// abcd_output
module abcd_output
(
	input clk,						 
	input rstn,
	input rx_pin_in,
	output ch_a_output, ch_b_output, ch_c_output, ch_d_output
);
Size in the first run: roughly 370 flip-flops, roughly 7 I/O pins, ~76000 um^2 of cells after synthesis.
Settings: LEC_CHECK=0, ABC_AREA=1, CAP_MARGIN=5, CORE_MARGIN=2, CORE_UTILIZATION=70, CTS_CLUSTER_DIAMETER=205, CTS_CLUSTER_SIZE=99, SLEW_MARGIN=20; clock period 57.6 ns.
run.sh (not shown) runs the stock make flow with config.mk's settings and CLKGATE_MAP_FILE=.
The first run aborted during global routing (GRT-0232).
==> next run, changes <==
Settings changed: ABC_AREA 1 to unset, CELL_PAD_IN_SITES_GLOBAL_PLACEMENT set to 2, CORE_UTILIZATION 70 to 40, CTS_CLUSTER_DIAMETER 205 to unset, CTS_CLUSTER_SIZE 99 to unset.
Clock period 57.6 ns to 110.0 ns, I/O delays scaled along.
=> The changed run completed with no timing, DRC or antenna violations; area after synthesis decreases by 2.8%; die size rises by 69%; synthesized cell count fell by 15%.
==> next run, changes <==
Settings changed: ABC_AREA set to 1, CAP_MARGIN 5 to 20, CELL_PAD_IN_SITES_GLOBAL_PLACEMENT 2 to unset, CORE_UTILIZATION 40 to 72.
Clock period 110.0 ns to 151.0 ns, I/O delays scaled along.
The changed run completed without violations. Sequential share of layout area stays flat. Routed wire length came out lower by roughly a tenth. Design area barely changes. Non-clock buffer count drops by 39. Synthesized area grows by a few percent. Fmax grows by about a fifth. Worst setup slack is better by 58 ns.
==> next run, changes <==
Settings changed: ABC_AREA 1 to unset, CORE_UTILIZATION 72 to 68.
Clock period 151.0 ns to 77.2 ns, I/O delays scaled along.
Outcome: With this change the flow ran to the end with violations: max-capacitance violations, max-slew violations, negative setup slack; cell area goes up by 15%; setup slack is worse by 67 ns; clock skew fell by 0.028 ns; routed wire length rose by 15%; first-iteration DRC count is higher by 7.0%; hold slack barely changes; maximum frequency grows by 9.0%; sequential cell count does not change.

---

Setup of indigo:
abcd_output again, from the RTL that the note above started with.
export LEC_CHECK = 0
export ABC_AREA = 1
export CAP_MARGIN = 20
export CORE_MARGIN = 2
export CORE_UTILIZATION = 72
export CTS_CLUSTER_SIZE = 36
export PLACE_DENSITY_LB_ADDON = 0.28
export SLEW_MARGIN = 20
export TNS_END_PERCENT = 5
create_clock -name core_clock -period 87.1 [get_ports {clk}]
Relative to indigo, the following input files were edited for lagoon:
- CTS_CLUSTER_SIZE: 36 -> 23
- PLACE_DENSITY_LB_ADDON: 0.28 -> unset
- TNS_END_PERCENT: 5 -> unset
- CORE_UTILIZATION: 72 -> 70
- HOLD_SLACK_MARGIN: unset -> -0.08
- the clock period (ns, I/O delays scaled along): 87.1 -> 57.6
--- outcome ---
- As the logs show, lagoon stopped at global routing after a tool error, so it never reached the end of the flow.
- Sort indigo and lagoon by placed instance count asc -> top: indigo
- From indigo to lagoon the numbers moved as follows: estimated wirelength of the detail-placed design increased by about 4% relative to the old numbers, number of post-CTS setup repair buffers increased by 103 relative to the old numbers, number of enable-type register cells in the synthesized netlist closely matched the old numbers.
Input changes introduced in cedar (baseline for comparison: lagoon):
- CTS_CLUSTER_SIZE no longer set, was 23
- HOLD_SLACK_MARGIN no longer set, was -0.08
- CORE_UTILIZATION now 19, was 70
- ABC_AREA no longer set, was 1
- the clock period (ns, I/O delays scaled along) now 151.0, was 57.6
--- outcome ---
cedar did not stop at any stage, and its layout met the timing, DRC and antenna checks. Count of unique library cells instantiated by Yosys for cedar: 39 up relative to lagoon. When cedar is measured against lagoon, its routability congestion estimate from global placement turns out 0.12 lower. cedar ends up with lower post-synthesis instance area than lagoon does. Compared with lagoon, in cedar chip area now sits higher; area of the synthesized netlist per yosys stat now smaller; number of buffers created by CTS now larger; standard-cell row count higher. cedar vs lagoon on core region area: cedar is the higher one. cedar — synthesized cell count 15% lower, lagoon as reference. The area fraction in mux cells reported for cedar is greater than that of lagoon by 4.8 points.

---

## try-yarrow
Starting RTL as in the previous note.
clock: 177.0 ns
lec_check: 0
abc_area: 0
cap_margin: 20
cell_pad_in_sites_detail_placement: 2
core_aspect_ratio: 0.64
core_margin: 6
core_utilization: 38
gpl_routability_driven: 0
place_density_lb_addon: 0.1
setup_slack_margin: -2.0
slew_margin: 40
try-yarrow: all stages complete, timing, DRC and antenna checks passed
--- input diff try-yarrow..try-ember ---
- a deleted PLACE_DENSITY_LB_ADDON that had been 0.1
- a change of SLEW_MARGIN from 40 to 25
- a change of CAP_MARGIN from 20 to 30
- an added PLACE_DENSITY of 0.69
- an added CTS_CLUSTER_DIAMETER of 75
- a deleted GPL_ROUTABILITY_DRIVEN that had been 0
- a change of CORE_MARGIN from 6 to 2
- a deleted CELL_PAD_IN_SITES_DETAIL_PLACEMENT that had been 2
- a change of CORE_ASPECT_RATIO from 0.64 to 0.77
- a change of CORE_UTILIZATION from 38 to 55
- a change of the clock period (ns, I/O delays scaled along) from 177.0 to 95.9
==> results <==
Delta (try-ember minus try-yarrow): global routing met1 resource utilization saw an increase, combined buffer and inverter count along the critical path climbed 6, design area flat, number of placed cells counting well taps dropped about 6%. Higher placeable core region goes to try-yarrow over try-ember. The top layer reached by signal wires comes out met5 in one run and met4 in the other, namely in try-yarrow and try-ember respectively. Sort try-ember and try-yarrow by time the worst path needs with I/O delays and setup, ascending, and try-ember comes first. Against try-yarrow, try-ember comes in 62.90 ns lower on setup slack. Delta(number of antenna violations at the first check in global routing, try-ember - try-yarrow) < 0. try-ember: total length of routed wires lower than try-yarrow.
Modified inputs, try-tundra compared to try-ember
- removing PLACE_DENSITY (formerly 0.69)
- removing SETUP_SLACK_MARGIN (formerly -2.0)
- removing CTS_CLUSTER_DIAMETER (formerly 75)
- removing CORE_ASPECT_RATIO (formerly 0.77)
- changing SLEW_MARGIN from 25 to 20
- changing CAP_MARGIN from 30 to 20
- changing ABC_AREA from 0 to 1
- changing CORE_UTILIZATION from 55 to 70
- changing the clock period (ns, I/O delays scaled along) from 95.9 to 68.7
Looking at the reports, try-ember completed the entire flow and the layout it produced met the timing, DRC and antenna checks.
In try-tundra the implementation completed, yet the final layout does not meet the checks, the culprit being max-capacitance violations, max-slew violations.
Taking try-tundra as 1.0, try-ember lands at 0.838 on number of nets in the finished design.
try-tundra improves on try-ember in aggregate routed wire length.
Taking try-ember as the reference point, the area of the synthesized netlist per yosys stat of try-tundra rises by about 3%.
[inputs] try-maple vs try-tundra
- CORE_UTILIZATION now 40, was 70
- ABC_AREA no longer set, was 1
- the clock period (ns, I/O delays scaled along) now 104.0, was 68.7
Notes after the runs:
try-maple completed every stage of the flow, and the final layout passed the timing, DRC and antenna checks. Although it ran to completion, try-tundra produced a layout that fails the final checks because of max-capacitance violations, max-slew violations. Compared with try-tundra, try-maple has extra setup slack. Between try-tundra and try-maple, the met1 demand-to-capacity share in global routing is higher for try-tundra. In try-maple the cell area after synthesis turned out about 3% lower than in try-tundra.
